==> design.v <==
module pc_counter(
		input clk,
		input reset,
		input [31:0] next_addr,
		output reg [31:0] current,
		input hazardStall);
	always @(posedge clk) begin
		if (reset == 1)
			current <= 32'h00003000;
		else if (hazardStall == 0)
			current <= next_addr;
	end
endmodule
module alu( output reg[31:0] aluresult, output zero,
            input[3:0] operation, input[31:0] data_a, input [31:0] data_b );
  assign zero = (aluresult == 32'b0);
  always @(*) begin
    case (operation)
      4'b0000: begin  
        aluresult = data_a & data_b;
      end
      4'b0001: begin  
        aluresult = data_a | data_b;
      end
      4'b0010: begin  
        aluresult = data_a + data_b;
      end
      4'b0110: begin  
        aluresult = data_a - data_b;
      end
      4'b0111: begin  
        if  
          ((data_a[31] == 1) && (data_b [31] == 0))
          begin
          aluresult = 1;
        end
       else if  
          ((data_b[31] == 1) && (data_a [31] == 0))
          begin
          aluresult = 0;
        end
        else  
        begin
          aluresult =  data_a < data_b ? 1 : 0;
      end
      end
      4'b1100: begin  
        aluresult = ~( data_a  | data_b );
      end
      default: begin
        aluresult = data_a + data_b;
      end
    endcase
  end
endmodule
module mux32_2_1(
	input s,
	input [31:0] in0,
	input [31:0] in1,
	output reg [31:0] out
	);
	always @(*)
		if (s==1) begin
			out = in1;
		end
		else begin
			out = in0;
		end
endmodule
module InstructionFetch(
    input clk,
		input reset,
		output [31:0] inst_addr,
		input [31:0] aluAddresult,
		output [31:0] instr_add_4,
		input pcSrc,
		input hazardStall,  
		input jump,
		input [31:0] jumpMux1
		);
	wire [31:0] next_addr;
	pc_counter pc_counter(
	    .clk (clk),
			.reset    (reset   ), 	 
			.next_addr    (next_addr), 	 
			.current  (inst_addr),	 
			.hazardStall(hazardStall));
	wire [31:0] mux2mux;
	mux32_2_1 mux32_2_1_b (
			.s    (pcSrc   ),  
			.in0  (instr_add_4 ),   
			.in1  (aluAddresult ),  
			.out  (mux2mux ));  
	alu aluPLus4 (
			.aluresult  (instr_add_4),  
			.zero       (      ), 		
			.operation  (4'b0010 ), 	 
			.data_a     (inst_addr), 	 
			.data_b     (32'd4    ));		 
  mux32_2_1 mux32_2_1_j (
			.s    (jump   ),  
			.in0  (mux2mux ),   
			.in1  (jumpMux1),  
			.out  (next_addr ));  
endmodule
module IFIDPipeReg(
		input reset,
		input[31:0] instr_add_4,
		output reg [31:0] IFIDinstr_add_4,
		input[31:0] instr,
		output reg [31:0] IFIDinstr,
		input ifFlush,  
		input stall,
		input clk);  
	always @(posedge clk)
	begin
		if (reset == 1) begin
			IFIDinstr <= 32'h0000;
		end
		else if (stall == 1) begin
			IFIDinstr <= IFIDinstr;
		end
		else if (ifFlush == 1) begin
			IFIDinstr <= 32'h0000;
		end
		else begin
			IFIDinstr_add_4 <= instr_add_4;
			IFIDinstr <= instr;
		end
	end
endmodule
module controlunit ( output reg regdest, output reg jump, output reg branch, output reg memread,
                     output reg memtoreg, output reg memwrite, output reg alusrc, output reg regwrite,
                     output reg[1:0] aluop, input [5:0] opcode );
  always @(*) begin
    {regdest, alusrc, memtoreg, regwrite, memread, memwrite, branch, jump, aluop}=10'b0000000000;
    case (opcode)
      6'b000000: begin  
        regdest = 1;
        regwrite = 1;
        aluop = 2'b10;
      end
      6'b100011: begin  
        alusrc = 1;
        memtoreg = 1;
        regwrite = 1;
        memread = 1;
      end
      6'b101011: begin  
        alusrc = 1;
	   memwrite = 1;
      end
      6'b000100: begin  
        branch = 1;
        aluop = 2'b01;
      end
      6'b001000: begin  
        regwrite = 1;
	alusrc = 1;
      end
      6'b001001: begin  
        regwrite = 1;
	   alusrc = 1;
      end
      6'b000010: begin  
        jump = 1;
      end
    endcase
  end
endmodule
module sign_extend(
	input [15:0] extendMe,
	output reg [31:0] extended);
	always @(*)
		begin if
				(extendMe[15] == 0)
			extended =  {16'b0000000000000000, extendMe};
		else
			extended =  {16'b1111111111111111, extendMe};
		end
endmodule
module shiftleft2(
	input [29:0] shiftMe,
	output reg [31:0] shifted);
	always @(*) begin
		shifted = {shiftMe[29:0], 2'b00};
	end
endmodule
module combineSLPC4(
	input [3:0] aluPlus4,
	input [25:0] instr,
	output reg [31:0] out
	);
	always @(*) begin
		out = {aluPlus4, instr, 2'b00};
	end
endmodule
module reg_file(
input [4:0] readReg1, readReg2, writeReg,
input [31:0] writeData,
input regWrite, clk,
output reg [31:0] readData1, readData2
);
reg [31:0] regFile [31:0];
always @(*) begin
	if (readReg1 == 0)
		readData1 = 0;
	else if (regWrite && writeReg == readReg1)
		readData1 = writeData;
	else
		readData1 = regFile[readReg1];
	if (readReg2 == 0)
		readData2 = 0;
	else if (regWrite && writeReg == readReg2)
		readData2 = writeData;
	else
		readData2 = regFile[readReg2];
end
always @(posedge clk) begin
	if (regWrite && writeReg != 0)
		regFile[writeReg] <= writeData;
end
endmodule
module comparator(
		input [31:0] readData1,
		input [31:0] readData2,
		output reg IFFlush,
		input [5:0] IFIDinstr,
		output reg PCSrc,
		output reg jump,
		output zero
		);
	alu alu (
			.aluresult  (  ),
			.zero       (zero      ),
			.operation  (4'b0110 ),
			.data_a     (readData1    ),
			.data_b     (readData2    ));
	always @(*) begin
    case (IFIDinstr)
      6'b000010: begin
		IFFlush = 1;
		PCSrc = 0;
		jump = 1;
      end
      6'b000100: begin  
		IFFlush = zero;
		PCSrc = zero;
		jump = 0;
      end
      default: begin
        IFFlush = 0;
		PCSrc = 0;
		jump = 0;
      end
    endcase
  end
endmodule
module andGate(input in0, input in1, output reg out);
	always @(*) begin
		if ((in0 == 1 ) && (in1 == 1))
				out = 1;
		else
			out = 0;
		end
endmodule
module InstructionDecode(
		input [31:0] IFIDinstr,
		input [31:0] IFIDinstr_add_4,
		output [31:0] aluAddresult,
		input [4:0] writeReg,
		input [31:0] writeData,
		input regWrite,
		input clk,
		input stall,
		output [31:0] readData1,
		output [31:0] data_out,
		output ifflush,
		output pcSrc,
		output [31:0] signExtended,
		output jump,
		output [31:0] aluAddB
		);
	wire [31:0] branchOffset;
	sign_extend sign_extend (
			.extendMe  (IFIDinstr[15:0]),  
			.extended  (signExtended));  
	shiftleft2 shiftleft2 (
			.shiftMe  (signExtended[29:0]),   
			.shifted  (branchOffset ));		 
	alu aluAdd (
			.aluresult  (aluAddresult ),  
			.zero       (      ),  
			.operation  (4'b0010),  
			.data_a     (IFIDinstr_add_4  ),   
			.data_b     (branchOffset    ));  
	combineSLPC4 combineSLPC4 (
		.aluPlus4  (IFIDinstr_add_4[31:28]),  
		.instr  (IFIDinstr[25:0] ),  
		.out  (aluAddB ));	 
	reg_file reg_file (
			.readReg1   (IFIDinstr[25:21]),  
			.readReg2   (IFIDinstr[20:16]),  
			.writeReg   (writeReg  ),    
			.writeData  (writeData ),    
			.regWrite   (regWrite  ),    
			.clk        (clk       ),    
			.readData1  (readData1 ),    
			.readData2  (data_out ));   
	wire ifflushInternal, pcSrcAnd, jumpInternal, zero;
	comparator c1(
			.readData1 (readData1),
			.readData2 (data_out),
			.IFFlush (ifflushInternal),
			.IFIDinstr (IFIDinstr[31:26]),
			.PCSrc (pcSrcAnd),
			.jump (jumpInternal),
			.zero (zero));
	wire go = ~stall;
	andGate andGate (
		.in0  (ifflushInternal ),
		.in1  (go ),
		.out  (ifflush ));
	andGate andGate2 (
		.in0  (pcSrcAnd ),
		.in1  (go ),
		.out  (pcSrc ));
	andGate andGate3 (
		.in0  (jumpInternal ),
		.in1  (go ),
		.out  (jump ));
endmodule
module IDEXPipeReg(
	input reset,
	input bubble,
	input regdestID,
	input mem_readID,
	input memtoregID,
	input MemWriteSafe,
	input alusrcID,
	input RegWriteHazardSafe,
	input [1:0] aluopID,
	output reg regdest,
	output reg mem_readEX,
	output reg memtoregEX,
	output reg MemWriteSafeEX,
	output reg alusrc,
	output reg RegWriteHazardSafeEX,
	output reg [1:0] aluop,
	input  [31:0] readData1ID,
	input  [31:0] readData2ID,
	output reg [31:0] readData1EX,
	output reg  [31:0] readData2EX,
	input [31:0] extendedID,
	output reg [31:0] extendedEX,
	input [31:0] IFIDinstr,
	output reg [31:0] IDEXinstr,
	input clk);
	always @(posedge clk)
	begin
		if (reset == 1 || bubble == 1) begin
			mem_readEX <= 0;
			MemWriteSafeEX <= 0;
			RegWriteHazardSafeEX <= 0;
		end
		else begin
			mem_readEX <= mem_readID;
			MemWriteSafeEX <= MemWriteSafe;
			RegWriteHazardSafeEX <= RegWriteHazardSafe;
		end
		regdest <= regdestID;
		memtoregEX <= memtoregID;
		alusrc <= alusrcID;
		aluop <= aluopID;
		readData1EX <= readData1ID;
		readData2EX <= readData2ID;
		extendedEX <= extendedID;
		IDEXinstr <= IFIDinstr;
	end
endmodule
module alu_control(input[1:0] aluop, input[5:0] funct, output reg[3:0] operation );
  always @(*) begin
    if (aluop == 2'b00)
      operation = 4'b0010;       
    else if (aluop == 2'b01)
      operation = 4'b0110;       
    else if (aluop == 2'b10 && funct == 6'b100000)
      operation = 4'b0010;       
    else if (aluop[1] == 1 && funct == 6'b100010)
      operation = 4'b0110;        
    else if (aluop == 2'b10 && funct == 6'b100100)
      operation = 4'b0000;       
    else if (aluop == 2'b10 && funct== 6'b100101)
      operation = 4'b0001;       
    else if (aluop == 2'b10 && funct == 6'b101010)
      operation = 4'b0111;       
    else
      operation = 4'b0010;       
  end
endmodule
module mux4_4_1(
		input [31:0] IDEX,
		input [31:0] EXMEM,
		input [31:0] MEMWB,
		input [1:0] s,
		output reg [31:0] aluInput);
	always @(*)
	    case (s)
     2'b10 : begin 
        aluInput = EXMEM;
      end
     2'b01 : begin 
        aluInput = MEMWB;
      end
     default : begin 
        aluInput = IDEX;
      end
	    endcase
endmodule
module mux4_2_1(
		input [4:0] in0,
		input [4:0] in1,
		input s,
		output reg [4:0] out);
	always @(*)
		if (s==1) begin
			out = in1;
	 end
	 else begin
			out = in0;
	 end
endmodule
module execute(
		input [1:0] alu_op,
		output [31:0] data_addrEXMEM,
		input [31:0] IDEXreadData1,
		input [31:0] IDEXreadData2,
		input [31:0] EXMEMresult,
		input [31:0] MEMWBresult,
		input [31:0] IDEXsignExtended,
		input [31:0] IDEXinstr,
		input alu_src,
		input [1:0] fwdA,
		input [1:0] fwdB,
		input regdest,
		output [4:0] writeReg,
		output [31:0] fwdBMux
		);
	wire [3:0] operation;
	alu_control alu_control (
			.aluop      (alu_op),   
			.funct      (IDEXinstr[5:0]     ),  
			.operation  (operation ));  
	wire [31:0] readData1;
	wire [31:0] readData2;
	mux4_4_1 fwdmuxa (
			.IDEX      (IDEXreadData1     ),
			.EXMEM     (EXMEMresult       ),
			.MEMWB     (MEMWBresult       ),
			.s         (fwdA        ),
			.aluInput  (readData1 ));
	mux4_4_1 fwdmuxb (
			.IDEX      (IDEXreadData2     ),
			.EXMEM     (EXMEMresult       ),
			.MEMWB     (MEMWBresult       ),
			.s         (fwdB        ),
			.aluInput  (fwdBMux ));
	mux32_2_1 mux32_2_1 (
			.s    (alu_src   ),
			.in0  (fwdBMux ),
			.in1  (IDEXsignExtended ),
			.out  (readData2 ));
	alu aluMain (
			.aluresult  (data_addrEXMEM),
			.zero       (      ),
			.operation  (operation ),
			.data_a     (readData1    ),
			.data_b     (readData2    ));
	mux4_2_1 mux4_2_1 (
			.in0  (IDEXinstr[20:16]),
			.in1  (IDEXinstr[15:11]),
			.s    (regdest),
			.out  (writeReg));
endmodule
module EXMEMPipeReg(
		input reset,
		input [4:0] writeRegEX,
		input [31:0] data_addrEX,
		input [31:0] writeDataEX,
		input mem_readEX, memwrite,
		input RegWriteEx, memtoregEX,
		output reg [4:0] writeRegMEM,
		output reg [31:0] data_addr,
		output reg [31:0] writeData,
		output reg mem_read, mem_write,
		output reg RegWriteMem, memtoregMEM,
		input clk);
	always @(posedge clk) begin
		if (reset == 1) begin
			mem_read <= 0;
			mem_write <= 0;
			RegWriteMem <= 0;
		end
		else begin
			mem_read <= mem_readEX;
			mem_write <= memwrite;
			RegWriteMem <= RegWriteEx;
		end
		writeRegMEM <= writeRegEX;
		data_addr <= data_addrEX;
		writeData <= writeDataEX;
		memtoregMEM <= memtoregEX;
	end
endmodule
module MEMWBPipeReg(
	input reset,
	input [31:0] read_data,
	input [31:0] data_addr,
	input [4:0] writeRegMem,
	input regWriteMem,
	input memtoregMem,
	output reg [31:0] read_dataIF,
	output reg [31:0] data_addrIF,
	output reg [4:0] writeRegMemIF,
	output reg regWrite,
	output reg memtoreg,
	input clk);
	always @(posedge clk) begin
		if (reset == 1)
			regWrite <= 0;
		else
			regWrite <= regWriteMem;
		data_addrIF <= data_addr;
		memtoreg <= memtoregMem;
		writeRegMemIF <= writeRegMem;
		read_dataIF <= read_data;
	end
endmodule
module HazardDetector(
		input [4:0] IDEXinstrRt2016,
		input [4:0] IFIDinstrRs2521,
		input [4:0] IFIDinstrRt2016,
		input IDEXMemRead,
		input IDbranch,
		input IDEXRegWrite,
		input [4:0] IDEXWriteReg,
		input EXMEMRegWrite,
		input [4:0] EXMEMWriteReg,
		output reg stall,
		input RegWrite,
		input MemWrite,
		output reg RegWriteSafe,
		output reg MemWriteSafe);
	reg loadUse, branchWait;
	always @(*) begin
		loadUse = (IDEXMemRead == 1) &&
			((IDEXinstrRt2016 == IFIDinstrRs2521) || (IDEXinstrRt2016 == IFIDinstrRt2016));
		branchWait = (IDbranch == 1) && (
			((IDEXRegWrite == 1) && (IDEXWriteReg != 0) &&
			 ((IDEXWriteReg == IFIDinstrRs2521) || (IDEXWriteReg == IFIDinstrRt2016))) ||
			((EXMEMRegWrite == 1) && (EXMEMWriteReg != 0) &&
			 ((EXMEMWriteReg == IFIDinstrRs2521) || (EXMEMWriteReg == IFIDinstrRt2016))));
		stall = loadUse || branchWait;
		if (stall) begin
			RegWriteSafe = 0;
			MemWriteSafe = 0;
		end
		else begin
			RegWriteSafe = RegWrite;
			MemWriteSafe = MemWrite;
		end
	end
endmodule
module ForwardingUnit(
		input [4:0] IDEXinstrRt2016,
		input [4:0] IDEXinstrRs2521,
		input EXMEMRegWrite,
		input [4:0] EXMEMRegRd1511,
		input MEMWBRegWrite,
		input [4:0] MEMWBRegRd1511,
		output reg [1:0] fwdA,
		output reg [1:0] fwdB
		);
	always @(*)
	begin
		fwdA = 2'b00;
		fwdB = 2'b00;
		if ((EXMEMRegWrite == 1) && (EXMEMRegRd1511 != 0)) begin
			if (EXMEMRegRd1511 == IDEXinstrRs2521) begin
				fwdA = 2'b10;
			end
			if (EXMEMRegRd1511 == IDEXinstrRt2016) begin
				fwdB = 2'b10;
			end
		end
		if ((EXMEMRegWrite == 0) || (EXMEMRegRd1511 == 0 || EXMEMRegRd1511 != IDEXinstrRs2521)) begin
			if ((MEMWBRegWrite == 1) && (MEMWBRegRd1511 != 0)) begin
				if (MEMWBRegRd1511 == IDEXinstrRs2521) begin
					fwdA = 2'b01;
				end
			end
		end
		if ((EXMEMRegWrite == 0) || (EXMEMRegRd1511 == 0 || EXMEMRegRd1511 != IDEXinstrRt2016)) begin
			if ((MEMWBRegWrite == 1) && (MEMWBRegRd1511 != 0)) begin
				if (MEMWBRegRd1511 == IDEXinstrRt2016) begin
					fwdB = 2'b01;
				end
			end
		end
	end
endmodule
module pipelineProcessor(
	input clk,
	input reset,
	output [31:0]  inst_addr,
	input  [31:0]  instr,
	output [31:0]  data_addr,
	output  [31:0]  data_out,
	output        mem_read,
	output          mem_write,
	input  [31:0]  data_in
	);
	wire [31:0] instr_add_4;
	wire [31:0] aluAddresult;
	wire [31:0] IFIDinstr;
	wire [31:0] jumpMux1;
	wire pcSrc, jump, stall, ifFlush;
	InstructionFetch InstructionFetch (
	  .clk   (clk),
		.reset         (reset        ),
		.inst_addr     (inst_addr    ),
		.aluAddresult  (aluAddresult ),
		.instr_add_4   (instr_add_4  ),
		.pcSrc         (pcSrc        ),
		.hazardStall	(stall ),
		.jump         (jump),
		.jumpMux1     (jumpMux1));
	wire [31:0] IFIDinstr_add_4;
	IFIDPipeReg IFIDPipeReg (
		.reset            (reset           ),
		.instr_add_4      (instr_add_4     ),
		.IFIDinstr_add_4  (IFIDinstr_add_4 ),
		.instr            (instr           ),
		.IFIDinstr        (IFIDinstr       ),
		.ifFlush          (ifFlush         ),
		.stall            (stall           ),
		.clk              (clk             ));
	wire [1:0] aluopID;
	wire regdestID, jumpID, branchID, mem_readID, memtoregID, MemWriteHazard;
	wire alusrcID, RegWriteHazard;
	controlunit controlunit (
		.regdest   (regdestID  ),
		.jump      (jumpID     ),
		.branch    (branchID   ),
		.memread   (mem_readID  ),
		.memtoreg  (memtoregID ),
		.memwrite  (MemWriteHazard ),
		.alusrc    (alusrcID   ),
		.regwrite  (RegWriteHazard ),
		.aluop     (aluopID    ),
		.opcode    (IFIDinstr[31:26]   ));
	wire [31:0] readData1ID;
	wire [31:0] readData2ID;
	wire [31:0] signExtended;
	wire [4:0] writeReg;
	wire [31:0] writeData;
	wire regWrite;
	InstructionDecode InstructionDecode (
		.IFIDinstr        (IFIDinstr       ),
		.IFIDinstr_add_4  (IFIDinstr_add_4 ),
		.aluAddresult     (aluAddresult    ),
		.writeReg         (writeReg        ),
		.writeData        (writeData       ),
		.regWrite         (regWrite        ),
		.clk              (clk             ),
		.stall            (stall           ),
		.readData1        (readData1ID       ),
		.data_out         (readData2ID        ),
		.ifflush          (ifFlush         ),
		.pcSrc            (pcSrc           ),
		.signExtended     (signExtended    ),
		.jump 			  (jump)			,
		.aluAddB		  (jumpMux1));
	wire [31:0] extendedEX;
	wire [31:0] IDEXreadData1, IDEXreadData2, IDEXinstr2;
	wire [1:0] alu_op;
	wire regdest, mem_readEX, memtoregEX, mem_writeEX, alusrc, RegWriteEx;
	wire RegWriteSafe, MemWriteSafe;
	IDEXPipeReg IDEXPipeReg (
		.reset                 (reset                ),
		.bubble                (stall                ),
		.regdestID             (regdestID            ),
		.mem_readID            (mem_readID           ),
		.memtoregID            (memtoregID           ),
		.MemWriteSafe          (MemWriteSafe         ),
		.alusrcID              (alusrcID             ),
		.RegWriteHazardSafe    (RegWriteSafe  		 ),
		.aluopID               (aluopID              ),
		.regdest               (regdest              ),
		.mem_readEX            (mem_readEX           ),
		.memtoregEX            (memtoregEX           ),
		.MemWriteSafeEX        (mem_writeEX       ),
		.alusrc                (alusrc               ),
		.RegWriteHazardSafeEX  (RegWriteEx		 ),
		.aluop                 (alu_op                ),
		.readData1ID           (readData1ID          ),
		.readData2ID           (readData2ID          ),
		.readData1EX           (IDEXreadData1          ),
		.readData2EX           (IDEXreadData2          ),
		.extendedID            (signExtended           ),
		.extendedEX            (extendedEX           ),
		.IFIDinstr			   (IFIDinstr			  ),
		.IDEXinstr				(IDEXinstr2			  ),
		.clk                   (clk                  ));
	wire [31:0] data_addrEX;
	wire [1:0] fwdA, fwdB;
	wire [4:0] writeRegEX;
	wire [31:0] writeDataEX;
	execute execute (
		.alu_op            (alu_op           ),
		.data_addrEXMEM    (data_addrEX   ),
		.IDEXreadData1     (IDEXreadData1    ),
		.IDEXreadData2     (IDEXreadData2    ),
		.EXMEMresult       (data_addr      ),
		.MEMWBresult       (writeData      ),
		.IDEXsignExtended  (extendedEX  ),
		.IDEXinstr         (IDEXinstr2        ),
		.alu_src           (alusrc          ),
		.fwdA              (fwdA             ),
		.fwdB              (fwdB             ),
		.regdest           (regdest          ),
		.writeReg          (writeRegEX       ),
		.fwdBMux		   (writeDataEX		));
	wire [4:0] writeRegMEM;
	wire RegWriteMem, memtoregMEM;
	EXMEMPipeReg EXMEMPipeReg (
		.reset        (reset       ),
		.writeRegEX   (writeRegEX  ),
		.data_addrEX  (data_addrEX ),
		.writeDataEX  (writeDataEX ),
		.mem_readEX   (mem_readEX  ),
		.memwrite     (mem_writeEX    ),
		.RegWriteEx   (RegWriteEx  ),
		.memtoregEX   (memtoregEX  ),
		.writeRegMEM  (writeRegMEM ),
		.data_addr    (data_addr   ),
		.writeData    (data_out   ),
		.mem_read     (mem_read    ),
		.mem_write    (mem_write   ),
		.RegWriteMem  (RegWriteMem ),
		.memtoregMEM  (memtoregMEM ),
		.clk          (clk         ));
	wire [31:0] read_dataIF, data_addrIF;
	wire memtoreg;
	MEMWBPipeReg MEMWBPipeReg (
		.reset          (reset         ),
		.read_data      (data_in     ),
		.data_addr      (data_addr     ),
		.writeRegMem    (writeRegMEM   ),
		.regWriteMem    (RegWriteMem  ),
		.memtoregMem    (memtoregMEM   ),
		.read_dataIF    (read_dataIF   ),
		.data_addrIF    (data_addrIF   ),
		.writeRegMemIF  (writeReg ),
		.regWrite       (regWrite      ),
		.memtoreg       (memtoreg      ),
		.clk            (clk           ));
	mux32_2_1 mux32_2_1data (
		.s    (memtoreg   ),
		.in0  (data_addrIF ),
		.in1  (read_dataIF ),
		.out  (writeData ));
	HazardDetector HazardDetector (
		.IDEXinstrRt2016  (IDEXinstr2[20:16] ),
		.IFIDinstrRs2521  (IFIDinstr[25:21] ),
		.IFIDinstrRt2016  (IFIDinstr[20:16] ),
		.IDEXMemRead      (mem_readEX     ),
		.IDbranch         (branchID        ),
		.IDEXRegWrite     (RegWriteEx      ),
		.IDEXWriteReg     (writeRegEX      ),
		.EXMEMRegWrite    (RegWriteMem     ),
		.EXMEMWriteReg    (writeRegMEM     ),
		.stall            (stall           ),
		.RegWrite         (RegWriteHazard        ),
		.MemWrite         (MemWriteHazard        ),
		.RegWriteSafe     (RegWriteSafe    ),
		.MemWriteSafe     (MemWriteSafe    ));
	ForwardingUnit ForwardingUnit (
		.IDEXinstrRt2016  (IDEXinstr2[20:16] ),
		.IDEXinstrRs2521  (IDEXinstr2[25:21] ),
		.EXMEMRegWrite    (RegWriteMem   ),
		.EXMEMRegRd1511   (writeRegMEM  ),
		.MEMWBRegWrite    (regWrite   ),
		.MEMWBRegRd1511   (writeReg  ),
		.fwdA             (fwdA            ),
		.fwdB             (fwdB            ));
endmodule
==> run.sh <==
#!/bin/bash
# the make line also repeats each setting of config.mk as NAME=value (left out here)
make -C /OpenROAD-flow-scripts/flow DESIGN_CONFIG=/design/flow/config.mk WORK_HOME=/design/flow/orfs CLKGATE_MAP_FILE= finish
==> config.mk <==
export PLATFORM = sky130hd
export DESIGN_NAME = pipelineProcessor
export DESIGN_NICKNAME = pipelineProcessor
export VERILOG_FILES = /design/flow/design.v
export SDC_FILE = /design/flow/constraint.sdc
export NUM_CORES = 4
export LEC_CHECK = 0
export CAP_MARGIN = 20
export CORE_MARGIN = 2
export CORE_UTILIZATION = 64
export PLACE_DENSITY = 0.6
export SLEW_MARGIN = 20
==> constraint.sdc <==
create_clock -name core_clock -period 7.73 [get_ports {clk}]
set_input_delay 1.5460 -clock core_clock [delete_from_list [all_inputs] [get_ports {clk}]]
set_output_delay 1.5460 -clock core_clock [all_outputs]
set_load 0.01 [all_outputs]
==> impl_metrics.ini, run 1 <==
; synthesis and place-and-route metrics
[run_status]
outcome = complete, no violations

[worst_setup_path]
slowest_delay_ns = 0.54
ff2ff_path_depth = 25
cpLargestDelayFamily = AND-OR/OR-AND gates
crit_path_end = EXMEMPipeReg.data_addr[0]$_DFF_P_
worstPathArrival_ns = 7.79
worstSetupPathType = register to register
reg2reg_from = EXMEMPipeReg.writeRegMEM[1]$_DFF_P_
worstPathRequired_ns = 8.35
crit_start = EXMEMPipeReg.writeRegMEM[1]$_DFF_P_
start_kind = register
crit_cells = 25
rr_endpoint = EXMEMPipeReg.data_addr[0]$_DFF_P_
cp_num_buf_inv = 1
critPathSlowestCell = or4_1
cpMostUsedCell = a21oi_1
r2r_setup_slack_ns = 0.55
path_max_fanout = 32
cp-end-kind = register

[floorplan]
rows = 119
coreArea_mm2 = 0.105
die_area_mm2 = 0.109
die_y_um = 330
fp_util = 0.645
ios = 164
chipWidth_um = 330

[yosys]
aoi_share = 0.0792
syn_avg_cell_area_um2 = 15.0
ys_seq_share = 0.560
syn_inst = 4544
flop_cell = edfxtp_1
synthTopCellsByCount = edfxtp_1 (1056), mux4_2 (637), dfxtp_1 (316)
muxShareOfSynthArea = 0.228
synth.most_common_cell = edfxtp_1
yosysChipArea_mm2 = 0.0679
top_logic_kind = multiplexers
ys_async_sr_fraction = 0
ys_types = 91
synthesis.area_mm2 = 0.0679
ys_top_cells_by_area = edfxtp_1 (47%), mux4_2 (21%), dfxtp_1 (9.3%), ha_1 (3.0%), nor2_1 (1.5%)
edf_count = 1056
ys_cells = 4544
ys_ff = 1372
synth_area_leader_cell = edfxtp_1
yosysWarnings = 19
top_area_frac = 0.467
yosys.area_share.xor_xnor = 0.0165
simple_gate_share = 0.0556
ys_sh_adder = 0.0307

[drt]
wire_per_inst_um = 32.8
drc = 0
wirelength_mm = 205
final_antenna_net_count = 0
drtIter0Drc = 6886
vias_per_cell = 7.20
vias = 45000
drtPass1Iterations = 6

[clock_tree]
clk_pin_slew_ns = 0.06
postCtsHoldBufs = 0
clkLatencyLatePin_ns = 0.76
htreeDepth = 4
ctsRootBufferMaster = clkbuf_16
cts_tree = yes
numCtsBuffers = 144
ctsLongestPathBuffers = 3
cts.sinks = 1372

[placement]
gp_congestion = 0.951
hpwl_mm = 126
port_buffers = 163
post_dp_cell_area_mm2 = 0.0721

[final_timing]
hold_viol = 0
timing.final.crit_share = 0.929
setup_violations = 0
finClkSkew_ns = 0.0234
fmax_ghz = 0.139
rsz0062_at_grt = no
tns_ns = 0
min_period_ns = 7.18
worst_slew_pin_slew_ns = 1.16
slew_headroom = 0.221
slew_violations = 0

[global_routing]
grt_pass1_vias = 43600
antenna_found_initial = 7
grt_start_max_net_pins = 81
grt_overflow = 0
grt_pass1_wl_mm = 296
grt_use_total = 0.380

[power]
leakage_nw = 26.2
p_int_w = 0.0153
ir_drop_mv = 0.478
seqPwrFrac = 0.437
power_frac_comb = 0.242
pg_seq_w = 0.00958
p_switching_w = 0.00669
pg_comb_w = 0.00531
p_sw_frac = 0.305
p_clk_w = 0.00705
power_w = 0.0219
power.group.top = sequential cells
clock_power_share = 0.321
power.density_mw_per_mm2 = 285

[flow_run]
warning_count = 96
maxCapViolations = 0

[cells_and_area]
finalNetCount = 4974
final_area_mm2 = 0.0769
area_delta_synth_final_pct = 13.2
fillers = 6534

[min_path]
min_path_type = register to register
holdCritStartpoint = IDEXPipeReg.memtoregEX$_DFF_P_
min_to = EXMEMPipeReg.memtoregMEM$_DFF_P_
hold_depth = 0
[metal layers]
layer	wire [um]	global-route usage
met1	75200	0.533
met2	97400	0.597
met3	24900	0.0876
met4	7470	0.132
met5	44	0
[final cells by class]
| class | count | area, um^2 | area share |
|---|---|---|---|
| diodes | 2 | 5.00 | 0.0000651 |
| flip-flops and latches | 1372 | 38100 | 0.495 |
| inverters | 199 | 747 | 0.00971 |
| well taps | 1391 | 1740 | 0.0226 |
| clock buffers | 183 | 4020 | 0.0523 |
| repair buffers | 336 | 3280 | 0.0426 |
| multi-input cells | 2690 | 28300 | 0.368 |
| clock inverters | 74 | 753 | 0.00979 |
[timing repair]
item	in CTS	in global routing
setup endpoints to repair	0	4
gates resized	0	2
setup buffers	0	0
[through the flow]
stage	setup slack, ns	hold WS (ns)	std cells	utilization
finish	0.551	0.325	6247	0.731
CTS	0.363	0.325	6244	0.731
floorplan	0.457	0.310	4575	-
global placement	0.373	0.313	5986	0.685
global route	0.0505	0.338	6245	0.731
detailed placement	0.358	0.312	5987	0.685
==> run 2, diff against run 1 <==
CAP_MARGIN = 15   (was 20)
CELL_PAD_IN_SITES_DETAIL_PLACEMENT = 1   (was default)
CELL_PAD_IN_SITES_GLOBAL_PLACEMENT = 1   (was default)
CORE_ASPECT_RATIO = 1.1   (was default)
CORE_MARGIN = 7   (was 2)
CORE_UTILIZATION = 40   (was 64)
CTS_CLUSTER_SIZE = 91   (was default)
GPL_ROUTABILITY_DRIVEN = 0   (was default)
GPL_TIMING_DRIVEN = 1   (was default)
PLACE_DENSITY = default   (was 0.6)
clock period = 9.0 ns   (was 7.73 ns; I/O delays follow)
==> run 2 against run 1 <==
  * Still clean
  * Routed wire length rose by 9.4%
  * Non-clock buffer count is 65 lower
  * Via count fell by 3.3%
  * Fmax fell by 8.7%
  * First-iteration DRC count decreased by 41%
  * Combinational power fell by 15%
  * Worst setup slack improved by 0.59 ns
  * Critical path type unchanged
  * Largest power group unchanged
==> impl_metrics.ini, run 2 <==
; synthesis and place-and-route metrics
[global_routing]
antenna_found_initial = 5
grt_pass1_wl_mm = 323
grt_use_total = 0.243
grt_overflow = 0
grt_start_max_net_pins = 75
grt_pass1_vias = 45300

[worst_setup_path]
crit_chain = buf_12, buf_12, buf_4, mux4_2, mux4_2, mux2i_1, a211oi_1, ha_1, nand4_1, or3_1, nor2b_1, nand4_1, a311oi_1, or3_1, a21oi_1, nor4b_4, buf_4, and2_1, nor3_4, a22oi_1, nor2_1
worstPathRequired_ns = 9.61
r2r_setup_slack_ns = 1.14
cp-end-kind = register
crit_cells = 21
critPathSlowestCell = nor3_4
worstSetupPathType = register to register
worstPathArrival_ns = 8.47
slowest_delay_ns = 0.79
path_max_fanout = 35
cpLargestDelayFamily = simple AND/OR/NAND/NOR gates
start_kind = register
ff2ff_path_depth = 21
cp_num_buf_inv = 4

[final_timing]
slew_headroom = 0.273
worst_slew_pin_slew_ns = 1.06
hold_viol = 0
tns_ns = 0
slew_violations = 0
finClkSkew_ns = 0.0387
rsz0062_at_grt = no
timing.final.crit_share = 0.873
min_period_ns = 7.86
fmax_ghz = 0.127
setup_violations = 0

[clock_tree]
cts.sinks = 1372
postCtsSetupBuffers = 0
ctsLongestPathBuffers = 3
clkLatencyLatePin_ns = 0.82
cts_tree = yes
ctsRootBufferMaster = clkbuf_16
postCtsHoldBufs = 0
numCtsBuffers = 150
clk_pin_slew_ns = 0.06
cts_resized = 0
htreeDepth = 4

[yosys]
aoi_share = 0.0792
ys_async_sr_fraction = 0
synth.most_common_cell = edfxtp_1
simple_gate_share = 0.0556
syn_avg_cell_area_um2 = 15.0
edf_count = 1056
ys_cells = 4544
top_area_frac = 0.467
top_logic_kind = multiplexers
synthesis.area_mm2 = 0.0679
flop_cell = edfxtp_1
ys_sh_adder = 0.0307
ys_top_cells_by_area = edfxtp_1 (47%), mux4_2 (21%), dfxtp_1 (9.3%), ha_1 (3.0%), nor2_1 (1.5%)
ys_ff = 1372
syn_inst = 4544
yosysChipArea_mm2 = 0.0679
ys_types = 91
yosys.area_share.xor_xnor = 0.0165
yosysWarnings = 19
muxShareOfSynthArea = 0.228
synth_area_leader_cell = edfxtp_1
synthTopCellsByCount = edfxtp_1 (1056), mux4_2 (637), dfxtp_1 (316)
ys_seq_share = 0.560

[drt]
drtPass1Iterations = 5
wire_per_inst_um = 31.8
drtIter0Drc = 4095
vias_per_cell = 6.17
final_antenna_net_count = 0
vias = 43500
drc = 0
wirelength_mm = 224
diodes = 0

[cells_and_area]
finalNetCount = 4915
area_delta_synth_final_pct = 14.3
final_util = 0.460

[floorplan]
rows = 158
coreArea_mm2 = 0.169
fp_util = 0.403
die_y_um = 446
ios = 164
chipWidth_um = 407
die_area_mm2 = 0.182

[power]
clock_power_share = 0.332
pg_seq_w = 0.00823
p_switching_w = 0.00592
ir_drop_mv = 0.178
p_clk_w = 0.00634
p_sw_frac = 0.310
power.group.top = sequential cells
p_int_w = 0.0132
power_frac_comb = 0.238
pg_comb_w = 0.00454
power.density_mw_per_mm2 = 246
leakage_nw = 25.9
power_w = 0.0191
seqPwrFrac = 0.431

[run_status]
outcome = complete, no violations

[flow_run]
warning_count = 93
maxCapViolations = 0

[min_path]
min_to = EXMEMPipeReg.memtoregMEM$_DFF_P_
min_path_type = register to register
hold_depth = 0
holdCritStartpoint = IDEXPipeReg.memtoregEX$_DFF_P_

[placement]
hpwl_mm = 138
port_buffers = 163
==> run 2: final cells by class <==
cell class | instances | area, um^2
flip-flops and latches | 1372 | 38100
multi-input cells | 2690 | 28300
clock inverters | 79 | 790
clock buffers | 195 | 4240
well taps | 2240 | 2800
repair buffers | 271 | 2690
fillers | 16400 | 91000
inverters | 199 | 747
==> run 2: routing by layer <==
layer / GRT usage / vias to the layer above / part of all wire
met3: 0.0445 / 326 / 0.068
met5: 0 / - / 0.000058
met2: 0.403 / 1570 / 0.49
li1: - / 18400 / -
met4: 0.0675 / 2 / 0.028
met1: 0.330 / 23200 / 0.42
==> run 2: stage by stage <==
step                hold WS, ns  cells  setup WS, ns  area, um^2
global placement          0.314   6772          1.14       72600
global route              0.337   7046         0.758       77600
floorplan                 0.310   4575         0.758       68100
finish                    0.326   7046          1.14       77600
detailed placement        0.314   6772          1.04       72600
CTS                       0.329   7046          1.04       77600
==> run 3, diff against run 2 <==
CAP_MARGIN = 20   (was 15)
CELL_PAD_IN_SITES_DETAIL_PLACEMENT = default   (was 1)
CELL_PAD_IN_SITES_GLOBAL_PLACEMENT = default   (was 1)
CORE_ASPECT_RATIO = default   (was 1.1)
CORE_MARGIN = 2   (was 7)
CORE_UTILIZATION = 66   (was 40)
CTS_CLUSTER_SIZE = 34   (was 91)
GPL_ROUTABILITY_DRIVEN = default   (was 0)
GPL_TIMING_DRIVEN = default   (was 1)
HOLD_SLACK_MARGIN = -0.09   (was default)
PLACE_DENSITY = 0.6   (was default)
clock period = 5.76 ns   (was 9.0 ns; I/O delays follow)
==> run 3 against run 2 <==
  * The layout now fails its checks (setup timing)
  * Non-clock buffer count rose by 647
  * Worst hold slack improved by 0.0021 ns
  * Die area fell by 42%
  * Synthesized cell count did not move
  * Count of clock-buffer cells in the layout fell by 16
  * Critical path depth rose by 6
  * Clock power rose by 54%
  * Area after synthesis did not move
  * Worst setup slack got worse by 1.6 ns
==> impl_metrics.ini, run 3 <==
; synthesis and place-and-route metrics
[worst_setup_path]
cpMostUsedCell = buf_12
path_max_fanout = 6
r2r_setup_slack_ns = -0.46
worstPathArrival_ns = 6.84
start_kind = register
worstSetupPathType = register to register
ff2ff_path_depth = 27
crit_path_end = InstructionFetch.pc_counter.current[17]$_SDFFE_PP0N_
crit_cells = 27
slowest_delay_ns = 0.52
cp-end-kind = register
rr_endpoint = InstructionFetch.pc_counter.current[17]$_SDFFE_PP0N_
cp_num_buf_inv = 8
worstPathRequired_ns = 6.38
critPathSlowestCell = mux4_2
cpLargestDelayFamily = multiplexers

[drt]
final_antenna_net_count = 0
drtPass1Iterations = 6
vias_per_cell = 7.46
vias = 50800
wirelength_mm = 246
drtIter0Drc = 8745
drc = 0
wire_per_inst_um = 36.0

[clock_tree]
ctsRootBufferMaster = clkbuf_16
clk_pin_slew_ns = 0.07
postCtsHoldBufs = 0
cts_tree = yes
clkLatencyLatePin_ns = 0.80
ctsLongestPathBuffers = 3
htreeDepth = 4
cts.sinks = 1372
numCtsBuffers = 141

[power]
pg_comb_w = 0.00954
p_switching_w = 0.0104
p_int_w = 0.0217
clock_power_share = 0.304
power.group.top = sequential cells
power_frac_comb = 0.297
seqPwrFrac = 0.399
p_clk_w = 0.00977
pg_seq_w = 0.0128
p_sw_frac = 0.325
leakage_nw = 29.6
power.density_mw_per_mm2 = 384
ir_drop_mv = 0.450

[final_timing]
timing.final.crit_share = 1.08
min_period_ns = 6.22
tns_ns = -32.85
hold_viol = 0
setup_violations = 106
worst_slew_pin_slew_ns = 1.27
fmax_ghz = 0.161
worst_slack_ns = -0.457
slew_violations = 0
slew_headroom = 0.153
finClkSkew_ns = 0.0435
rsz0062_at_grt = yes

[run_status]
outcome = failed layout checks
so_faults = setup timing

[yosys]
ys_cells = 4544
flop_cell = edfxtp_1
syn_avg_cell_area_um2 = 15.0
synthTopCellsByCount = edfxtp_1 (1056), mux4_2 (637), dfxtp_1 (316)
ys_seq_share = 0.560
top_logic_kind = multiplexers
simple_gate_share = 0.0556
top_area_frac = 0.467
yosysWarnings = 19
yosysChipArea_mm2 = 0.0679
syn_inst = 4544
synth_area_leader_cell = edfxtp_1
synth.most_common_cell = edfxtp_1
aoi_share = 0.0792
muxShareOfSynthArea = 0.228
ys_types = 91
yosys.area_share.xor_xnor = 0.0165
edf_count = 1056
ys_sh_adder = 0.0307
ys_ff = 1372
synthesis.area_mm2 = 0.0679
ys_top_cells_by_area = edfxtp_1 (47%), mux4_2 (21%), dfxtp_1 (9.3%), ha_1 (3.0%), nor2_1 (1.5%)
ys_async_sr_fraction = 0

[min_path]
min_to = MEMWBPipeReg.memtoreg$_DFF_P_
hold_depth = 0
min_path_type = register to register
holdCritStartpoint = EXMEMPipeReg.memtoregMEM$_DFF_P_

[floorplan]
die_y_um = 325
fp_util = 0.667
die_area_mm2 = 0.106
ios = 164
chipWidth_um = 325
rows = 117
coreArea_mm2 = 0.102

[cells_and_area]
fillers = 5125
area_delta_synth_final_pct = 23.2
finalNetCount = 5554
final_area_mm2 = 0.0837
final_util = 0.821

[placement]
port_buffers = 163
gp_congestion = 0.981
post_dp_cell_area_mm2 = 0.0764
hpwl_mm = 137

[global_routing]
grt_overflow = 0
grt_start_max_net_pins = 61
grt_pass1_wl_mm = 346
grt_pass1_vias = 50200
antenna_found_initial = 13
grt_use_total = 0.454

[flow_run]
maxCapViolations = 0
warning_count = 98
==> run 3: repair_timing <==
action / 4_1_cts / 5_1_grt
gates resized: 189 / 175
cloned: 11 / 7
setup buffers: 51 / 34
endpoints found under the setup margin: 116 / 120
pin swaps: 48 / 75
==> run 3: final cells by class <==
type / count / area [um^2] / area share
Antenna cell: 4 / 10.0 / 0.000120
Sequential cell: 1372 / 38100 / 0.455
Multi-Input combinational cell: 2691 / 29500 / 0.353
Clock inverter: 81 / 976 / 0.0117
Clock buffer: 179 / 3740 / 0.0447
Tap cell: 1368 / 1710 / 0.0205
Inverter: 199 / 747 / 0.00893
Timing Repair Buffer: 918 / 8910 / 0.107
==> run 3: metal layers <==
layer  up-vias  part of all wire  GRT usage
met5         -           0.00026          0
met4        10             0.079      0.267
li1      19700                 -          -
met3      1364              0.16      0.159
met1     24500              0.31      0.563
met2      5237              0.45      0.697
==> run 3: metrics by stage <==
step,hold WS [ns],std cells,setup slack [ns],total power [W]
floorplan,0.310,4575,0.00145,0.0173
global placement,0.315,6448,-0.634,0.0212
detailed placement,0.318,6450,-0.688,0.0213
CTS,0.328,6771,-0.197,0.0311
global route,0.325,6808,-0.561,0.0328
finish,0.328,6812,-0.457,0.0321
==> run 4, diff against run 3 <==
CORE_UTILIZATION = 59   (was 66)
CTS_CLUSTER_SIZE = 99   (was 34)
HOLD_SLACK_MARGIN = default   (was -0.09)
clock period = 5.62 ns   (was 5.76 ns; I/O delays follow)
==> run 4 against run 3 <==
  * The layout still fails its checks (setup timing)
  * Sequential cell count is the same
  * Final cell count grew 3.0%
  * Routed wire length down 12%
  * Combinational power grew 1%
  * Count of clock-buffer cells in the layout rose by 10
  * Worst setup slack better by 0.041 ns
  * Worst hold slack worse by 0.00091 ns
  * Total power grew 0.85%
  * Area after synthesis is the same
  * Register-to-register slack improved by 0.04 ns
  * Sequential share of layout area down 0.44 points
  * Largest cell class unchanged
  * Largest power group unchanged
==> impl_metrics.ini, run 4 <==
; synthesis and place-and-route metrics
[min_path]
min_path_type = register to register
hold_depth = 0
holdCritStartpoint = EXMEMPipeReg.memtoregMEM$_DFF_P_
min_to = MEMWBPipeReg.memtoreg$_DFF_P_

[flow_run]
warning_count = 99
maxCapViolations = 0

[yosys]
simple_gate_share = 0.0556
yosys.area_share.xor_xnor = 0.0165
synth_area_leader_cell = edfxtp_1
top_area_frac = 0.467
syn_avg_cell_area_um2 = 15.0
yosysChipArea_mm2 = 0.0679
syn_inst = 4544
ys_sh_adder = 0.0307
top_logic_kind = multiplexers
synth.most_common_cell = edfxtp_1
ys_seq_share = 0.560
ys_ff = 1372
aoi_share = 0.0792
ys_types = 91
ys_async_sr_fraction = 0
ys_cells = 4544
flop_cell = edfxtp_1
yosysWarnings = 19
synthesis.area_mm2 = 0.0679
edf_count = 1056
muxShareOfSynthArea = 0.228
synthTopCellsByCount = edfxtp_1 (1056), mux4_2 (637), dfxtp_1 (316)
ys_top_cells_by_area = edfxtp_1 (47%), mux4_2 (21%), dfxtp_1 (9.3%), ha_1 (3.0%), nor2_1 (1.5%)

[power]
p_switching_w = 0.0100
power_frac_comb = 0.298
power.group.top = sequential cells
ir_drop_mv = 0.333
leakage_nw = 30.0
clock_power_share = 0.298
pg_comb_w = 0.00965
pg_seq_w = 0.0131
seqPwrFrac = 0.404
p_int_w = 0.0224
power.density_mw_per_mm2 = 383
p_clk_w = 0.00966
p_sw_frac = 0.309

[cells_and_area]
finalNetCount = 5615
final_util = 0.739
regArea_mm2 = 0.0381
final_area_mm2 = 0.0845
fillers = 7108
area_delta_synth_final_pct = 24.4
comb_area_mm2 = 0.0295
stdcell_count = 7015

[placement]
hpwl_mm = 141
dp.cells = 6661
port_buffers = 163
post_dp_cell_area_mm2 = 0.0771
gp_congestion = 0.945
pre_cts_ws_ns = -0.697

[clock_tree]
numCtsBuffers = 147
postCtsHoldBufs = 0
cts.sinks = 1372
ctsLongestPathBuffers = 3
clkLatencyLatePin_ns = 0.79
clk_pin_slew_ns = 0.06
htreeDepth = 4
ctsRootBufferMaster = clkbuf_16
cts_tree = yes

[drt]
final_antenna_net_count = 0
wirelength_mm = 216
wire_per_inst_um = 30.7
drtPass1Iterations = 6
diodes = 0
drtIter0Drc = 6031
vias_per_cell = 6.74
vias = 47300
drc = 0

[final_timing]
min_period_ns = 6.04
worst_slack_ns = -0.416
fmax_ghz = 0.166
slew_headroom = 0.228
slew_violations = 0
hold_viol = 0
finClkSkew_ns = 0.0528
timing.final.crit_share = 1.07
setup_violations = 107
rsz0062_at_grt = yes
worst_slew_pin_slew_ns = 1.16

[worst_setup_path]
rr_endpoint = IFIDPipeReg.IFIDinstr[16]$_SDFFE_PP0N_
r2r_setup_slack_ns = -0.42
crit_cells = 25
worstPathArrival_ns = 6.66
worstSetupPathType = register to register
ff2ff_path_depth = 25
critPathSlowestCell = or4_4
cp_num_buf_inv = 8
path_max_fanout = 7
crit_path_end = IFIDPipeReg.IFIDinstr[16]$_SDFFE_PP0N_
cp-end-kind = register
cpLargestDelayFamily = simple AND/OR/NAND/NOR gates
slowest_delay_ns = 0.55
worstPathRequired_ns = 6.24
start_kind = register

[floorplan]
fp_util = 0.594
coreArea_mm2 = 0.114
die_area_mm2 = 0.118
die_y_um = 343
chipWidth_um = 343
rows = 124
ios = 164

[run_status]
so_faults = setup timing
outcome = failed layout checks

[global_routing]
grt_pass1_wl_mm = 312
grt_pass1_vias = 46300
grt_overflow = 0
grt_start_max_net_pins = 64
grt_use_total = 0.366
antenna_found_initial = 8
run 4: layer usage:
layer	share of wire	GRT usage	wire [um]	up-vias
met5	0.00026	0	55	-
met4	0.035	0.127	7540	8
met3	0.11	0.0679	22900	440
met2	0.47	0.577	102000	2853
met1	0.38	0.520	82800	24200
li1	-	-	-	19800
run 4: through the flow:
step,TNS [ns],total power (W),hold slack (ns)
after floorplan,-2.40,0.0178,0.310
after global placement,-59.99,0.0220,0.319
after detailed placement,-62.73,0.0221,0.318
after CTS,-20.20,0.0321,0.331
after global routing,-50.20,0.0335,0.336
final,-35.11,0.0324,0.328
run 4: area by class of cell:
| cell class | instances | share of cell area |
|---|---|---|
| inverters | 199 | 0.00884 |
| flip-flops and latches | 1372 | 0.450 |
| clock inverters | 79 | 0.00931 |
| repair buffers | 974 | 0.112 |
| well taps | 1512 | 0.0224 |
| clock buffers | 189 | 0.0476 |
| multi-input cells | 2690 | 0.349 |
run 4: repair_timing:
item | CTS | global route
cloned | 18 | 4
pin swaps | 68 | 46
setup buffers | 58 | 11
setup endpoints to repair | 117 | 118
resized | 248 | 115
==> run 5, diff against run 4 <==
ABC_AREA = 1   (was default)
CAP_MARGIN = 35   (was 20)
CORE_UTILIZATION = 24   (was 59)
CTS_CLUSTER_SIZE = 24   (was 99)
GPL_TIMING_DRIVEN = 1   (was default)
HOLD_SLACK_MARGIN = 0.28   (was default)
MIN_ROUTING_LAYER = met2   (was default)
PLACE_DENSITY = default   (was 0.6)
PLACE_DENSITY_LB_ADDON = 0.02   (was default)
SETUP_SLACK_MARGIN = 0.84   (was default)
SLEW_MARGIN = 15   (was 20)
TNS_END_PERCENT = 70   (was default)
clock period = 12.0 ns   (was 5.62 ns; I/O delays follow)
==> run 5 against run 4 <==
  * The run now finishes clean
  * Critical endpoint is now IFIDPipeReg.IFIDinstr_add_4[23]$_DFFE_PP_
  * Clock skew rose by 0.0048 ns
  * Worst setup slack improved by 4.6 ns
  * Worst hold slack got worse by 0.0017 ns
==> impl_metrics.ini, run 5 <==
; synthesis and place-and-route metrics
[final_timing]
hold_viol = 0
tns_ns = 0
slew_violations = 0
setup_violations = 0
min_period_ns = 7.82
timing.final.crit_share = 0.652
worst_slew_pin_slew_ns = 1.08
slew_headroom = 0.282
finClkSkew_ns = 0.0576
fmax_ghz = 0.128
rsz0062_at_grt = no

[global_routing]
grt_start_max_net_pins = 158
grt_use_total = 0.360
grt_pass1_wl_mm = 505
grt_overflow = 0
grt_pass1_vias = 90600
antenna_found_initial = 0

[floorplan]
fp_util = 0.241
die_area_mm2 = 0.299
chipWidth_um = 547
ios = 164
die_y_um = 547
coreArea_mm2 = 0.294
rows = 199

[yosys]
simple_gate_share = 0.114
ys_types = 67
synth_area_leader_cell = edfxtp_1
syn_inst = 7782
ys_seq_share = 0.538
ys_ff = 1372
top_area_frac = 0.448
ys_cells = 7782
flop_cell = edfxtp_1
synthesis.area_mm2 = 0.0707
ys_async_sr_fraction = 0
yosysChipArea_mm2 = 0.0707
edf_count = 1056
synth.most_common_cell = o21ai_0
ys_top_cells_by_area = edfxtp_1 (45%), o21ai_0 (11%), dfxtp_1 (8.9%), a21oi_1 (5.6%), nor2_1 (4.2%)
muxShareOfSynthArea = 0.00336
syn_avg_cell_area_um2 = 9.09
ys_sh_adder = 0.0295
synthTopCellsByCount = o21ai_0 (1608), edfxtp_1 (1056), a21oi_1 (793)
top_logic_kind = AND-OR/OR-AND gates
yosys.area_share.xor_xnor = 0.0138
yosysWarnings = 19
aoi_share = 0.234

[power]
p_sw_frac = 0.365
leakage_nw = 29.8
power.group.top = sequential cells
p_switching_w = 0.00581
power_frac_comb = 0.260
p_clk_w = 0.00559
pg_seq_w = 0.00621
ir_drop_mv = 0.111
power.density_mw_per_mm2 = 191
seqPwrFrac = 0.390
pg_comb_w = 0.00414
clock_power_share = 0.351
p_int_w = 0.0101

[flow_run]
warning_count = 138
maxCapViolations = 0

[worst_setup_path]
critPathSlowestCell = buf_4
slowest_delay_ns = 0.78
crit_path_end = IFIDPipeReg.IFIDinstr_add_4[23]$_DFFE_PP_
ff2ff_path_depth = 22
path_max_fanout = 70
crit_cells = 22
cp-end-kind = register
crit_chain = buf_4, buf_4, o21ai_0, a21oi_1, o221ai_1, nand3_1, nand3_1, a21oi_1, inv_1, ha_1, a21oi_1, o21ai_0, a21oi_1, nand2_1, a21oi_1, xnor2_1, nor2_4, nand3_4, buf_16, nand2_4, nor2_4, buf_16
cpMostUsedCell = a21oi_1
worstPathRequired_ns = 12.60
start_kind = register
worstSetupPathType = register to register
rr_endpoint = IFIDPipeReg.IFIDinstr_add_4[23]$_DFFE_PP_
r2r_setup_slack_ns = 4.18
worstPathArrival_ns = 8.42
cpLargestDelayFamily = AND-OR/OR-AND gates
cp_num_buf_inv = 5

[min_path]
hold_depth = 0
holdCritStartpoint = EXMEMPipeReg.memtoregMEM$_DFF_P_
min_to = MEMWBPipeReg.memtoreg$_DFF_P_
min_path_type = register to register

[drt]
vias = 84700
drc = 0
drtIter0Drc = 17500
wire_per_inst_um = 31.1
wirelength_mm = 370
vias_per_cell = 7.11
drtPass1Iterations = 14
final_antenna_net_count = 0

[clock_tree]
cts_tree = yes
cts_resized = 0
ctsRootBufferMaster = clkbuf_16
cts.sinks = 1372
clk_pin_slew_ns = 0.06
clkLatencyLatePin_ns = 0.93
htreeDepth = 4
ctsLongestPathBuffers = 4
numCtsBuffers = 185
postCtsHoldBufs = 0
postCtsSetupBuffers = 0

[placement]
hpwl_mm = 213
port_buffers = 163
gp_congestion = 0.887
dp.cells = 11500
post_dp_cell_area_mm2 = 0.0772

[cells_and_area]
final_area_mm2 = 0.0835
fillers = 30900
area_delta_synth_final_pct = 18.0
stdcell_count = 11900
finalNetCount = 8032

[run_status]
outcome = complete, no violations
-- run 5: per-layer routing --
| metal | vias to the layer above | GRT usage | wire length [um] |
|---|---|---|---|
| met5 | - | 0.166 | 4840 |
| met4 | 122 | 0.0664 | 29200 |
| met3 | 3016 | 0.501 | 164000 |
| met2 | 26000 | 0.405 | 172000 |
| met1 | 27800 | - | 0 |
| li1 | 27800 | - | - |
-- run 5: layout make-up --
type	count	area, um^2	area share
sequential	1372	38100	0.456
multi-input combinational	5224	28300	0.339
clock buffer	254	5180	0.0620
tap	3919	4900	0.0588
timing repair buffer	359	3780	0.0453
inverter	659	2540	0.0304
clock inverter	77	578	0.00693
antenna	42	105	0.00126
-- run 5: metrics by stage --
step	total power, W	utilization	worst slack (ns)	hold WS [ns]
global placement	0.0102	0.261	4.06	0.316
floorplan	0.00821	-	6.50	0.310
finish	0.0159	0.284	4.18	0.326
detailed placement	0.0102	0.263	4.20	0.314
global route	0.0166	0.284	3.74	0.332
CTS	0.0157	0.283	4.15	0.328
==> run 6, diff against run 5 <==
ABC_AREA = default   (was 1)
CORE_UTILIZATION = 20   (was 24)
CTS_CLUSTER_SIZE = default   (was 24)
HOLD_SLACK_MARGIN = default   (was 0.28)
MIN_ROUTING_LAYER = default   (was met2)
SETUP_SLACK_MARGIN = 0.67   (was 0.84)
TNS_END_PERCENT = default   (was 70)
==> run 6 against run 5 <==
  * Combinational power down 7.0%
  * Routed wire length fell by 18%
  * Register-to-register slack got worse by 0.65 ns
  * Clock power is 3% lower
  * Largest power group unchanged
==> impl_metrics.ini, run 6 <==
; synthesis and place-and-route metrics
[yosys]
yosysWarnings = 19
ys_ff = 1372
synth_area_leader_cell = edfxtp_1
synthTopCellsByCount = edfxtp_1 (1056), mux4_2 (637), dfxtp_1 (316)
top_area_frac = 0.467
syn_avg_cell_area_um2 = 15.0
yosys.area_share.xor_xnor = 0.0165
syn_inst = 4544
aoi_share = 0.0792
ys_sh_adder = 0.0307
edf_count = 1056
synthesis.area_mm2 = 0.0679
top_logic_kind = multiplexers
ys_async_sr_fraction = 0
ys_seq_share = 0.560
synth.most_common_cell = edfxtp_1
ys_cells = 4544
flop_cell = edfxtp_1
yosysChipArea_mm2 = 0.0679
muxShareOfSynthArea = 0.228
simple_gate_share = 0.0556
ys_top_cells_by_area = edfxtp_1 (47%), mux4_2 (21%), dfxtp_1 (9.3%), ha_1 (3.0%), nor2_1 (1.5%)
ys_types = 91

[run_status]
outcome = complete, no violations

[final_timing]
tns_ns = 0
slew_violations = 0
setup_violations = 0
min_period_ns = 8.47
worst_slack_ns = 3.53
finClkSkew_ns = 0.0461
hold_viol = 0
rsz0062_at_grt = no
fmax_ghz = 0.118
worst_slew_pin_slew_ns = 0.978
slew_headroom = 0.330
timing.final.crit_share = 0.706

[placement]
gp_congestion = 0.756
dp.cells = 9144
hpwl_mm = 196
pre_cts_ws_ns = 3.24
port_buffers = 163

[drt]
vias_per_cell = 4.54
final_antenna_net_count = 0
drtPass1Iterations = 6
wirelength_mm = 304
wire_per_inst_um = 32.1
drtIter0Drc = 3237
vias = 43100
drc = 0

[power]
power.density_mw_per_mm2 = 189
leakage_nw = 26.7
clock_power_share = 0.351
power.group.top = sequential cells
pg_comb_w = 0.00385
seqPwrFrac = 0.401
ir_drop_mv = 0.0902
power_frac_comb = 0.248
p_int_w = 0.0104
p_sw_frac = 0.330
p_clk_w = 0.00543
p_switching_w = 0.00510
pg_seq_w = 0.00620

[floorplan]
fp_util = 0.200
die_y_um = 587
ios = 164
die_area_mm2 = 0.344
coreArea_mm2 = 0.339
rows = 214
chipWidth_um = 587

[worst_setup_path]
cpMostUsedCell = buf_4
worstPathRequired_ns = 12.53
ff2ff_path_depth = 23
crit_cells = 23
start_kind = register
path_max_fanout = 32
crit_chain = buf_12, buf_4, buf_4, mux4_2, mux4_2, mux2i_1, nand2_1, o21ai_0, or2_2, ha_1, a21oi_1, o211ai_1, o221ai_1, a2111oi_2, nand4_1, nor4_1, nand4_1, nor4b_4, buf_4, and2_1, buf_4, nor3_2, buf_4
cpLargestDelayFamily = buffers and inverters
cp-end-kind = register
worstPathArrival_ns = 8.99
crit_path_end = IFIDPipeReg.IFIDinstr_add_4[13]$_DFFE_PP_
r2r_setup_slack_ns = 3.53
cp_num_buf_inv = 6
critPathSlowestCell = dfxtp_4
rr_endpoint = IFIDPipeReg.IFIDinstr_add_4[13]$_DFFE_PP_
slowest_delay_ns = 0.67
worstSetupPathType = register to register

[clock_tree]
numCtsBuffers = 188
cts_resized = 0
clk_pin_slew_ns = 0.06
cts.sinks = 1372
htreeDepth = 4
postCtsSetupBuffers = 0
postCtsHoldBufs = 0
cts_tree = yes
ctsLongestPathBuffers = 4
ctsRootBufferMaster = clkbuf_16
clkLatencyLatePin_ns = 0.88

[cells_and_area]
final_util = 0.242
finalNetCount = 5033
stdcell_count = 9487
area_delta_synth_final_pct = 20.8

[global_routing]
grt_start_max_net_pins = 80
grt_pass1_vias = 45200
grt_overflow = 0
antenna_found_initial = 20
grt_pass1_wl_mm = 413
grt_use_total = 0.173

[flow_run]
maxCapViolations = 0
warning_count = 94

[min_path]
min_to = EXMEMPipeReg.memtoregMEM$_DFF_P_
hold_depth = 0
min_path_type = register to register
holdCritStartpoint = IDEXPipeReg.memtoregEX$_DFF_P_
==> run 6: through the flow <==
| stage | hold WS [ns] | cell area (um^2) | power (W) |
|---|---|---|---|
| after global placement | 0.318 | 75700 | 0.0102 |
| after CTS | 0.330 | 82000 | 0.0158 |
| final | 0.326 | 82100 | 0.0155 |
| after detailed placement | 0.316 | 76200 | 0.0102 |
| after global routing | 0.333 | 82100 | 0.0162 |
| after floorplan | 0.310 | 68100 | 0.00825 |
==> run 6: layout make-up <==
class / instances / area (um^2)
diodes: 8 / 20.0
fillers: 35200 / 257000
repair buffers: 351 / 3440
well taps: 4536 / 5680
clock inverters: 81 / 632
inverters: 199 / 748
multi-input cells: 2690 / 28300
flip-flops and latches: 1372 / 38100
clock buffers: 250 / 5130
==> run 6: metal layers <==
layer	wire length, um	track usage
met1	146000	0.247
met2	142000	0.281
met3	9970	0.0206
met4	6050	0.0368
met5	13	0
==> run 7, diff against run 6 <==
CAP_MARGIN = 5   (was 35)
CORE_UTILIZATION = 66   (was 20)
CTS_CLUSTER_SIZE = 58   (was default)
PLACE_DENSITY_LB_ADDON = 0.0   (was 0.02)
SETUP_SLACK_MARGIN = 1.54   (was 0.67)
clock period = 5.4 ns   (was 12.0 ns; I/O delays follow)
==> run 7 against run 6 <==
  * The layout now fails its checks (setup timing)
  * Sequential power up 120%
  * Register-to-register slack worse by 4.4 ns
  * Combinational power rose to 2.9 times the previous value
  * Fmax up 34%
  * Die area down 69%
  * Final cell count down 27%
  * Non-clock buffer count up 703
  * First-iteration DRC count rose to 2.9 times the previous value
  * Largest cell class unchanged
  * Routed wire length down 16%
  * Final area up 4.5%
  * Worst hold slack better by 0.0034 ns
  * Critical path depth up 3
==> impl_metrics.ini, run 7 <==
; synthesis and place-and-route metrics
[yosys]
ys_async_sr_fraction = 0
ys_types = 91
synthesis.area_mm2 = 0.0679
flop_cell = edfxtp_1
synth.most_common_cell = edfxtp_1
top_logic_kind = multiplexers
yosys.area_share.xor_xnor = 0.0165
ys_seq_share = 0.560
ys_sh_adder = 0.0307
synth_area_leader_cell = edfxtp_1
yosysChipArea_mm2 = 0.0679
ys_ff = 1372
syn_avg_cell_area_um2 = 15.0
ys_top_cells_by_area = edfxtp_1 (47%), mux4_2 (21%), dfxtp_1 (9.3%), ha_1 (3.0%), nor2_1 (1.5%)
synthTopCellsByCount = edfxtp_1 (1056), mux4_2 (637), dfxtp_1 (316)
simple_gate_share = 0.0556
yosysWarnings = 19
top_area_frac = 0.467
ys_cells = 4544
edf_count = 1056
muxShareOfSynthArea = 0.228
aoi_share = 0.0792
syn_inst = 4544

[worst_setup_path]
ff2ff_path_depth = 26
cp_num_buf_inv = 8
worstPathRequired_ns = 6.03
cpMostUsedCell = buf_6
cp-end-kind = register
path_max_fanout = 23
slowest_delay_ns = 0.50
start_kind = register
worstSetupPathType = register to register
worstPathArrival_ns = 6.93
r2r_setup_slack_ns = -0.90
critPathSlowestCell = dfxtp_4
cpLargestDelayFamily = simple AND/OR/NAND/NOR gates
crit_cells = 26

[final_timing]
timing.final.crit_share = 1.17
worst_slew_pin_slew_ns = 1.33
setup_violations = 109
finClkSkew_ns = 0.0435
min_period_ns = 6.30
rsz0062_at_grt = yes
hold_viol = 0
fmax_ghz = 0.159
tns_ns = -84.91
slew_violations = 0
slew_headroom = 0.110
worst_slack_ns = -0.902

[cells_and_area]
area_delta_synth_final_pct = 26.2
regArea_mm2 = 0.0381
finalNetCount = 5687
comb_area_mm2 = 0.0305
fillers = 4719
stdcell_count = 6935

[floorplan]
rows = 117
coreArea_mm2 = 0.102
ios = 164
chipWidth_um = 325
die_area_mm2 = 0.106
fp_util = 0.667
die_y_um = 325

[flow_run]
maxCapViolations = 0
warning_count = 97

[global_routing]
antenna_found_initial = 11
grt_pass1_vias = 51300
grt_pass1_wl_mm = 358
grt_start_max_net_pins = 64
grt_overflow = 0
grt_use_total = 0.472

[drt]
final_antenna_net_count = 0
drtIter0Drc = 9416
vias = 52500
drtPass1Iterations = 6
wire_per_inst_um = 37.0
vias_per_cell = 7.57
wirelength_mm = 257
drc = 0

[placement]
gp_congestion = 0.990
hpwl_mm = 142
port_buffers = 163
dp.cells = 6490
pre_cts_ws_ns = -1.23

[clock_tree]
ctsRootBufferMaster = clkbuf_16
clkLatencyLatePin_ns = 0.80
postCtsHoldBufs = 0
cts_tree = yes
clk_pin_slew_ns = 0.06
cts.sinks = 1372
numCtsBuffers = 138
htreeDepth = 4
ctsLongestPathBuffers = 3

[power]
seqPwrFrac = 0.391
p_switching_w = 0.0115
power_frac_comb = 0.322
p_clk_w = 0.0100
power.density_mw_per_mm2 = 407
p_sw_frac = 0.330
power_w = 0.0349
pg_comb_w = 0.0112
pg_seq_w = 0.0137
leakage_nw = 30.4
p_int_w = 0.0234
clock_power_share = 0.287
ir_drop_mv = 0.375
power.group.top = sequential cells

[min_path]
holdCritStartpoint = IDEXPipeReg.memtoregEX$_DFF_P_
min_to = EXMEMPipeReg.memtoregMEM$_DFF_P_
min_path_type = register to register
hold_depth = 0

[run_status]
so_faults = setup timing
outcome = failed layout checks
## run 7: area by class of cell
type | count | area share
clock inverter | 58 | 0.00646
sequential | 1372 | 0.444
tap | 1368 | 0.0200
multi-input combinational | 2691 | 0.356
clock buffer | 190 | 0.0449
inverter | 199 | 0.00890
timing repair buffer | 1054 | 0.120
antenna | 3 | 0.0000875
## run 7: stage by stage
stage	cell area [um^2]	hold WS (ns)	utilization
finish	85800	0.330	0.842
global route	85800	0.329	0.842
CTS	83800	0.328	0.823
detailed placement	76900	0.314	0.755
global placement	76900	0.313	0.755
floorplan	69200	0.310	-
## run 7: per-layer routing
layer  routed length, um  global-route usage  share of wire
met1               78200               0.577           0.30
met2              118000               0.727           0.46
met3               39300               0.159           0.15
met4               21600               0.301          0.084
met5                 156                   0        0.00061
## run 7: timing repair
item | in CTS | in global routing
pin swaps | 118 | 159
setup endpoints to repair | 136 | 135
buffers inserted | 112 | 64
resized | 296 | 289
cloned | 11 | 7
No activity file was given, so power comes from the tool's default toggle rates.
